// mult_unsigned
module mult_unsigned #(
		parameter WIDTHA = 16,
		parameter WIDTHB = 24,
		parameter PIPELINE_DEPTH = 4
)
(
	input clk,rst,
	input [WIDTHA -1 :0] A,
	input [WIDTHB -1 :0] B,
	output [WIDTHA + WIDTHB - 1:0] result
);
reg [WIDTHA -1 :0] rA;
reg [WIDTHB -1 :0] rB;
reg [WIDTHA + WIDTHB - 1:0] M [PIPELINE_DEPTH-1:0];
integer i;
always @(posedge clk or posedge rst)
begin
	if (rst) begin
		rA <= 0;
		rB <= 0;
		for (i=0; i<PIPELINE_DEPTH; i=i+1)
		  M[i] <=0;
		end
	else
	begin
		rA <= A;
		rB <= B;
		M[0] <= rA * rB;
		for (i=0; i<PIPELINE_DEPTH-1; i=i+1)
			M[i+1] <= M[i];
	end
end
assign result = M[PIPELINE_DEPTH-1];
endmodule
==> flow/config.mk <==
export PLATFORM = sky130hd
export DESIGN_NAME = mult_unsigned
export DESIGN_NICKNAME = mult_unsigned
export VERILOG_FILES = /design/flow/design.v
export SDC_FILE = /design/flow/constraint.sdc
export NUM_CORES = 4
export LEC_CHECK = 0
export CAP_MARGIN = 0
export CELL_PAD_IN_SITES_GLOBAL_PLACEMENT = 0
export CORE_MARGIN = 4
export CORE_UTILIZATION = 17
export CTS_CLUSTER_DIAMETER = 160
export CTS_CLUSTER_SIZE = 100
export HOLD_SLACK_MARGIN = 0.29
export MIN_ROUTING_LAYER = met1
export PLACE_DENSITY = 0.81
export SETUP_SLACK_MARGIN = -0.56
export SLEW_MARGIN = 10
export TNS_END_PERCENT = 20
==> flow/constraint.sdc <==
create_clock -name core_clock -period 11.8 [get_ports {clk}]
set_input_delay 2.3600 -clock core_clock [delete_from_list [all_inputs] [get_ports {clk}]]
set_output_delay 2.3600 -clock core_clock [all_outputs]
set_load 0.01 [all_outputs]
run.sh (not shown) runs the stock make flow with config.mk's settings and CLKGATE_MAP_FILE=.
Edit:
- ABC_AREA: unset -> 1
- CAP_MARGIN: 0 -> 20
- CORE_ASPECT_RATIO: unset -> 0.66
- CORE_MARGIN: 4 -> 5
- CORE_UTILIZATION: 17 -> 59
- CTS_CLUSTER_DIAMETER: 160 -> 374
- CTS_CLUSTER_SIZE: 100 -> 96
- HOLD_SLACK_MARGIN: 0.29 -> 0.15
- MAX_ROUTING_LAYER: unset -> met4
- PLACE_DENSITY: 0.81 -> 0.67
- SETUP_SLACK_MARGIN: -0.56 -> 0.09
- TNS_END_PERCENT: 20 -> 95
=> Worst setup slack is better by 590 ps. Non-clock buffer count increases by 1. Worst hold slack barely changes. Routed wire length went up by about 10%. Cell area fell by 1.9%. Synthesized cell count goes up by about 26%.
Edit:
- ABC_AREA: 1 -> unset
- CORE_ASPECT_RATIO: 0.66 -> unset
- CORE_MARGIN: 5 -> 10
- CTS_CLUSTER_DIAMETER: 374 -> unset
- HOLD_SLACK_MARGIN: 0.15 -> 0.21
- MAX_ROUTING_LAYER: met4 -> unset
- MIN_ROUTING_LAYER: met1 -> met2
- TNS_END_PERCENT: 95 -> 50
The changed run went through all stages and came out clean; cell count fell by about a fifth; synthesized area fell by a few percent; cell area fell by a few percent; via count rose by about a fifth; sequential share of layout area rose by 1.1 points; worst setup slack is worse by 700 ps.
Edit:
- CORE_MARGIN: 10 -> 2
- CORE_UTILIZATION: 59 -> 56
- MIN_ROUTING_LAYER: met2 -> met1
- PLACE_DENSITY: 0.67 -> unset
- SETUP_SLACK_MARGIN: 0.09 -> unset
- clock period: 11.8 -> 5.65 ns (I/O delays scaled with it)
The changed run finished but failed the layout checks on setup timing.
Via count goes down by 20%.
Worst setup slack gets worse by 5200 ps.
Register-to-register slack degrades by 5200 ps.

Setup of run 1:
The RTL this note starts from:
==> flow/design.v <==
module mult_unsigned #(
		parameter WIDTHA = 16,
		parameter WIDTHB = 24,
		parameter PIPELINE_DEPTH = 4
)
(
	input clk,rst,
	input [WIDTHA -1 :0] A,
	input [WIDTHB -1 :0] B,
	output [WIDTHA + WIDTHB - 1:0] result
);
reg [WIDTHA -1 :0] rA;
reg [WIDTHB -1 :0] rB;
reg [WIDTHA + WIDTHB - 1:0] M [PIPELINE_DEPTH-1:0];
integer i;
always @(posedge clk or posedge rst)
begin
	if (rst) begin
		rA <= 0;
		rB <= 0;
		for (i=0; i<PIPELINE_DEPTH; i=i+1)
		  M[i] <=0;
		end
	else
	begin
		rA <= A;
		rB <= B;
		M[0] <= rA * rB;
		for (i=0; i<PIPELINE_DEPTH-1; i=i+1)
			M[i+1] <= M[i];
	end
end
assign result = M[PIPELINE_DEPTH-1];
endmodule
make LEC_CHECK=0 CAP_MARGIN=20 CELL_PAD_IN_SITES_GLOBAL_PLACEMENT=1 CORE_MARGIN=2 CORE_UTILIZATION=40 CTS_CLUSTER_DIAMETER=341 CTS_CLUSTER_SIZE=99 HOLD_SLACK_MARGIN=-0.07 PLACE_DENSITY=0.89 SLEW_MARGIN=20 TNS_END_PERCENT=20 finish   # period 8.0 ns
[inputs] run 2 vs run 1
diff --git a/flow/config.mk b/flow/config.mk
--- a/flow/config.mk
+++ b/flow/config.mk
@@ -13,5 +13,4 @@
 export CTS_CLUSTER_SIZE = 99
 export HOLD_SLACK_MARGIN = -0.07
-export PLACE_DENSITY = 0.89
+export SETUP_SLACK_MARGIN = 1.06
 export SLEW_MARGIN = 20
-export TNS_END_PERCENT = 20
- Changes observed in run 2 relative to run 1: slew at the pin closest to its max-slew limit now larger; worst setup skew after layout shows an increase of 0.0047 ns; cell area essentially unchanged; setup slack climbed 0.012 ns.
The following lists how run 3 was set up differently from run 2:
==> flow/config.mk <==
export PLATFORM = sky130hd
export DESIGN_NAME = mult_unsigned
export DESIGN_NICKNAME = mult_unsigned
export VERILOG_FILES = /design/flow/design.v
export SDC_FILE = /design/flow/constraint.sdc
export NUM_CORES = 4
export LEC_CHECK = 0
export CAP_MARGIN = 20
export CORE_MARGIN = 2
export CORE_UTILIZATION = 64
export SLEW_MARGIN = 20
==> flow/constraint.sdc <==
create_clock -name core_clock -period 4.33 [get_ports {clk}]
set_input_delay 0.8660 -clock core_clock [delete_from_list [all_inputs] [get_ports {clk}]]
set_output_delay 0.8660 -clock core_clock [all_outputs]
set_load 0.01 [all_outputs]
## What came out
- Looking across run 2 and run 3, the single run that reached the end with no open violations was run 2.
- Compared with run 2, in run 3 pre-CTS setup slack decreased 3.19 ns; via count increased 1,497; final worst-path cycle share increased 54 points.
- Count of buffering cells on the critical path with inverters included in run 3 is 4 above run 2.
- Core utilization of the finished layout was higher in run 3 than in run 2.
- Taking run 2 as the reference point, the clock transition at the registers of the reported paths of run 3 rises by 0.03 ns.
- Delta(area of placed instances, run 3 - run 2) > 0
- [run 3] register-to-register slack fell 3.06 ns relative to run 2

sierra:
Starts from the design.v that is shown in full above.
clock: 5.79 ns
lec_check: 0
abc_area: 1
cap_margin: 20
cell_pad_in_sites_global_placement: 0
core_margin: 2
core_utilization: 72
cts_cluster_size: 96
hold_slack_margin: 0.21
min_routing_layer: met1
place_density: 0.67
setup_slack_margin: 0.09
slew_margin: 10
tns_end_percent: 50
[inputs] tundra vs sierra
--- a/flow/config.mk
+++ b/flow/config.mk
@@ -10 +9,0 @@
-export CELL_PAD_IN_SITES_GLOBAL_PLACEMENT = 0
@@ -13,7 +12,3 @@
-export CTS_CLUSTER_SIZE = 96
-export HOLD_SLACK_MARGIN = 0.21
-export MIN_ROUTING_LAYER = met1
-export PLACE_DENSITY = 0.67
-export SETUP_SLACK_MARGIN = 0.09
-export SLEW_MARGIN = 10
-export TNS_END_PERCENT = 50
+export CTS_CLUSTER_SIZE = 74
+export PLACE_DENSITY = 0.36
+export SLEW_MARGIN = 20
==> flow/constraint.sdc <==
create_clock -name core_clock -period 5.44 [get_ports {clk}]
set_input_delay 1.0880 -clock core_clock [delete_from_list [all_inputs] [get_ports {clk}]]
set_output_delay 1.0880 -clock core_clock [all_outputs]
set_load 0.01 [all_outputs]
## What came out
- Although tundra finished all stages, its layout failed final checks on setup timing.
- sierra reached the final stage; the timing, DRC and antenna checks on its layout passed.
- Between tundra and sierra, it is tundra whose setup TNS is lower, by 3.26 ns.
- Sort sierra and tundra by final area, ascending, and sierra comes first.
- sierra has lower number of setup violations in the final report than tundra.
- Compared with sierra, in tundra number of DRC markers in iteration 0 up 748; non-clock buffer instance count of the final layout up 78.
- Summary of the comparison: met3 layer wire length in the routed design is higher in tundra, relative to sierra.
- Per the comparison of tundra with sierra, total routed wirelength saw an increase, post-layout worst setup margin went down 0.48 ns, setup fix buffers added after clock tree synthesis increased 9, gate count after technology mapping level.
What onyx does differently from tundra at the input level:
--- a/flow/config.mk
+++ b/flow/config.mk
@@ -12,2 +12,2 @@
-export CTS_CLUSTER_SIZE = 74
-export PLACE_DENSITY = 0.36
+export MAX_ROUTING_LAYER = met4
+export SETUP_SLACK_MARGIN = 1.24
==> flow/constraint.sdc <==
create_clock -name core_clock -period 4.33 [get_ports {clk}]
set_input_delay 0.8660 -clock core_clock [delete_from_list [all_inputs] [get_ports {clk}]]
set_output_delay 0.8660 -clock core_clock [all_outputs]
set_load 0.01 [all_outputs]
Findings:
- onyx did not run to completion, as it errored out during global routing.
- From the logs: tundra reached the end of the flow and failed the layout checks with setup timing.
- Diff tundra -> onyx | placer's final routability congestion estimate | up slightly
- Re share of synthesized cell area in and, or, nand and nor gates: no difference whatsoever between tundra and onyx.
- Instance area at placement is higher on onyx
- onyx ends up with lower setup slack after placement than tundra does.
- Comparing tundra against onyx, there is no change at all in top-level port count.
Modified inputs, yarrow compared to onyx
--- a/flow/config.mk
+++ b/flow/config.mk
@@ -12,2 +11,0 @@
-export MAX_ROUTING_LAYER = met4
-export SETUP_SLACK_MARGIN = 1.24
@@ -14,0 +13 @@
+export TNS_END_PERCENT = 100
==> flow/constraint.sdc <==
create_clock -name core_clock -period 5.59 [get_ports {clk}]
set_input_delay 1.1180 -clock core_clock [delete_from_list [all_inputs] [get_ports {clk}]]
set_output_delay 1.1180 -clock core_clock [all_outputs]
set_load 0.01 [all_outputs]
## What came out
Looking at the reports, yarrow completed the entire flow and the layout it produced met the timing, DRC and antenna checks. In the flow results for yarrow and onyx, the instance area after placement is larger on onyx. Going from onyx to yarrow, setup slack at placement grows by 1.20 ns. Relative to onyx, post-placement cell count decreased by about 2.4% in yarrow. As far as core box area goes, yarrow and onyx are indistinguishable; the numbers are identical. In the reports for yarrow and onyx, the smaller total of cells resized after clock tree synthesis belongs to yarrow. Re distinct cell type count of the synthesized netlist: no difference whatsoever between yarrow and onyx. Reported for yarrow and onyx, synthesized netlist cell count turned out identical to the last digit.
Input-level comparison between raven and yarrow:
--- a/flow/config.mk
+++ b/flow/config.mk
@@ -11,0 +12,2 @@
+export CTS_CLUSTER_DIAMETER = 400
+export CTS_CLUSTER_SIZE = 100
@@ -13 +14,0 @@
-export TNS_END_PERCENT = 100
==> flow/constraint.sdc <==
create_clock -name core_clock -period 4.42 [get_ports {clk}]
set_input_delay 0.8840 -clock core_clock [delete_from_list [all_inputs] [get_ports {clk}]]
set_output_delay 0.8840 -clock core_clock [all_outputs]
set_load 0.01 [all_outputs]
==> comparison <==
- Die extent in y: yarrow vs raven identical
- Flow for raven halted at global routing, error code ODB-0269.
- In raven, the standard cell area after detailed placement came out about 4% above the value in yarrow.
- Count of clock tree sinks came out exactly the same in raven and yarrow.
- raven has worst slack at placement below what yarrow had.
